lagoon:
// drawing_line_top
module drawing_line_top(
    input logic clk,
    input logic rst,
    output logic Hsync,
    output logic Vsync,
    output logic [3:0] vgaRed,
    output logic [3:0] vgaGreen,
    output logic [3:0] vgaBlue,
    input logic [11:0] x0,y0,x1,y1,
    output logic disp_en,
    output logic vga_clk,
    output logic [11:0] v_cntr, h_cntr
    );
Size: roughly 0.031 mm² of cells after synthesis.
Settings: LEC_CHECK=0, ABC_AREA=0, CAP_MARGIN=25, CELL_PAD_IN_SITES_GLOBAL_PLACEMENT=2, CORE_ASPECT_RATIO=0.55, CORE_MARGIN=5, CORE_UTILIZATION=65, GPL_TIMING_DRIVEN=1, MAX_ROUTING_LAYER=met5, PLACE_DENSITY_LB_ADDON=0.01, SLEW_MARGIN=30; clock period 4.59 ns.
run.sh (not shown) runs the stock make flow with config.mk's settings and CLKGATE_MAP_FILE=.
lagoon: FLW-0024 in global placement without I/O (3_1_place_gp_skip_io) -> run aborted
[inputs] harbor vs lagoon
# lagoon
export LEC_CHECK = 0
export ABC_AREA = 0
export CAP_MARGIN = 25
export CELL_PAD_IN_SITES_GLOBAL_PLACEMENT = 2
export CORE_ASPECT_RATIO = 0.55
export CORE_MARGIN = 5
export CORE_UTILIZATION = 65
export GPL_TIMING_DRIVEN = 1
export MAX_ROUTING_LAYER = met5
export PLACE_DENSITY_LB_ADDON = 0.01
export SLEW_MARGIN = 30
create_clock -name core_clock -period 4.59 [get_ports {clk}]
# harbor
export LEC_CHECK = 0
export CAP_MARGIN = 20
export CORE_MARGIN = 2
export CORE_UTILIZATION = 33
export SLEW_MARGIN = 20
create_clock -name core_clock -period 13.5 [get_ports {clk}]
Findings:
Netlist area before placement came out exactly the same in lagoon and harbor. As far as synthesized net count goes, harbor and lagoon are indistinguishable; the numbers are identical. From harbor to lagoon, chip area from the yosys synthesis statistics did not move at all. Changes observed in harbor relative to lagoon: proportion of synthesized area in mux cells ~0 delta, chip height climbed about 80%, horizontal die dimension rose about 2%. Area of the core region: harbor > lagoon. From harbor to lagoon, async set or reset register ratio after synthesis did not move at all. harbor completed; timing, DRC and antenna clean. Summary — initial core utilization, harbor relative to lagoon: lower, by 32 points. lagoon and harbor ended up with nearly the same number of synthesized register bits. Relative to lagoon, die size has increased by about 80% in harbor.

Setup of the reference run:
Starting RTL as in the previous note.
Design drawing_line_top, start of the top module:
module drawing_line_top(
    input logic clk,
    input logic rst,
    output logic Hsync,
    output logic Vsync,
    output logic [3:0] vgaRed,
    output logic [3:0] vgaGreen,
    output logic [3:0] vgaBlue,
    input logic [11:0] x0,y0,x1,y1,
    output logic disp_en,
    output logic vga_clk,
    output logic [11:0] v_cntr, h_cntr
    );
    logic  vga_clk_buff;
    logic  vga_ce;
    clock_div#(4) vga_clk_mod(.clock(clk), .reset(rst), .div_clock(vga_clk_buff), .tick(vga_ce) ); 
    logic [11:0] v_cntr_buff, h_cntr_buff;
    logic Hsync_buff, Vsync_buff, disp_en_buff;   
    vga_controller#(
         .h_actv_pixel(50), 
         .h_sync_pulse(2),
         .h_back_porch(1),
         .h_front_porch(3),
         .h_sync_pol(0),
         .v_actv_pixel(60),
         .v_sync_pulse(1),
         .v_back_porch(1),
         .v_front_porch(1),
         .v_sync_pol(0)
    ) vgatxt(.clk(clk), .ce(vga_ce), .reset(rst), .h_sync(Hsync_buff), .v_sync(Vsync_buff), .h_counter_out(h_cntr_buff), .v_counter_out(v_cntr_buff), .disp_enable(disp_en_buff));
    logic [11:0] pix_y,pix_x;  
    line_drawer drw1(.nx0(x0), .nx1(x1),.disp_en(disp_en_buff), .rst(rst), .Vsync(Vsync_buff), .ny0(y0), .ny1(y1), .v_cntr(v_cntr_buff), .h_cntr(h_cntr_buff), .clk(clk), .ce(vga_ce), .y(pix_y), .x(pix_x)); 
    logic [3:0] red_r, green_r, blue_r;  
  ...
export LEC_CHECK = 0
export CAP_MARGIN = 20
export CELL_PAD_IN_SITES_DETAIL_PLACEMENT = 2
export CORE_ASPECT_RATIO = 0.63
export CORE_MARGIN = 2
export CORE_UTILIZATION = 36
export CTS_CLUSTER_DIAMETER = 377
export MAX_ROUTING_LAYER = met5
export PLACE_DENSITY_LB_ADDON = 0.07
export SETUP_SLACK_MARGIN = 0.47
export SLEW_MARGIN = 20
export TNS_END_PERCENT = 65
create_clock -name core_clock -period 8.11 [get_ports {clk}]
Relative to the reference run, the following input files were edited for the trial run:
- swapping 377 for 399 in CTS_CLUSTER_DIAMETER
- clearing CELL_PAD_IN_SITES_DETAIL_PLACEMENT, which used to be 2
- putting PLACE_DENSITY at 0.39 where nothing was set
- clearing CORE_ASPECT_RATIO, which used to be 0.63
- swapping 36 for 72 in CORE_UTILIZATION
- swapping 0.47 for -0.31 in SETUP_SLACK_MARGIN
- clearing MAX_ROUTING_LAYER, which used to be met5
- clearing TNS_END_PERCENT, which used to be 65
- clearing PLACE_DENSITY_LB_ADDON, which used to be 0.07
- putting CTS_CLUSTER_SIZE at 95 where nothing was set
- putting ABC_AREA at 1 where nothing was set
- swapping 8.11 for 3.7 in the clock period (ns, I/O delays scaled along)
==> comparison <==
Tool error GRT-0232 stopped the trial run during global routing; no final results.
Post-detailed-placement half-perimeter wirelength was lower in the run labelled the trial run.
Sort the reference run and the trial run by synthesized cell count desc -> top: the trial run
[compare] base=the reference run new=the trial run: buffer levels on the longest clock path comparable, share of synthesized area occupied by flip-flops and latches fell 1.1 points, synthesized area +1500 µm², chip width shrank by 160 µm, area of the die fell 41000 µm².
Cmp the reference run and the trial run / fraction of the mapped netlist area in adder cells / higher: the reference run
Simple-gate portion of the synthesized area: the reference run and the trial run compared, lower one is the reference run
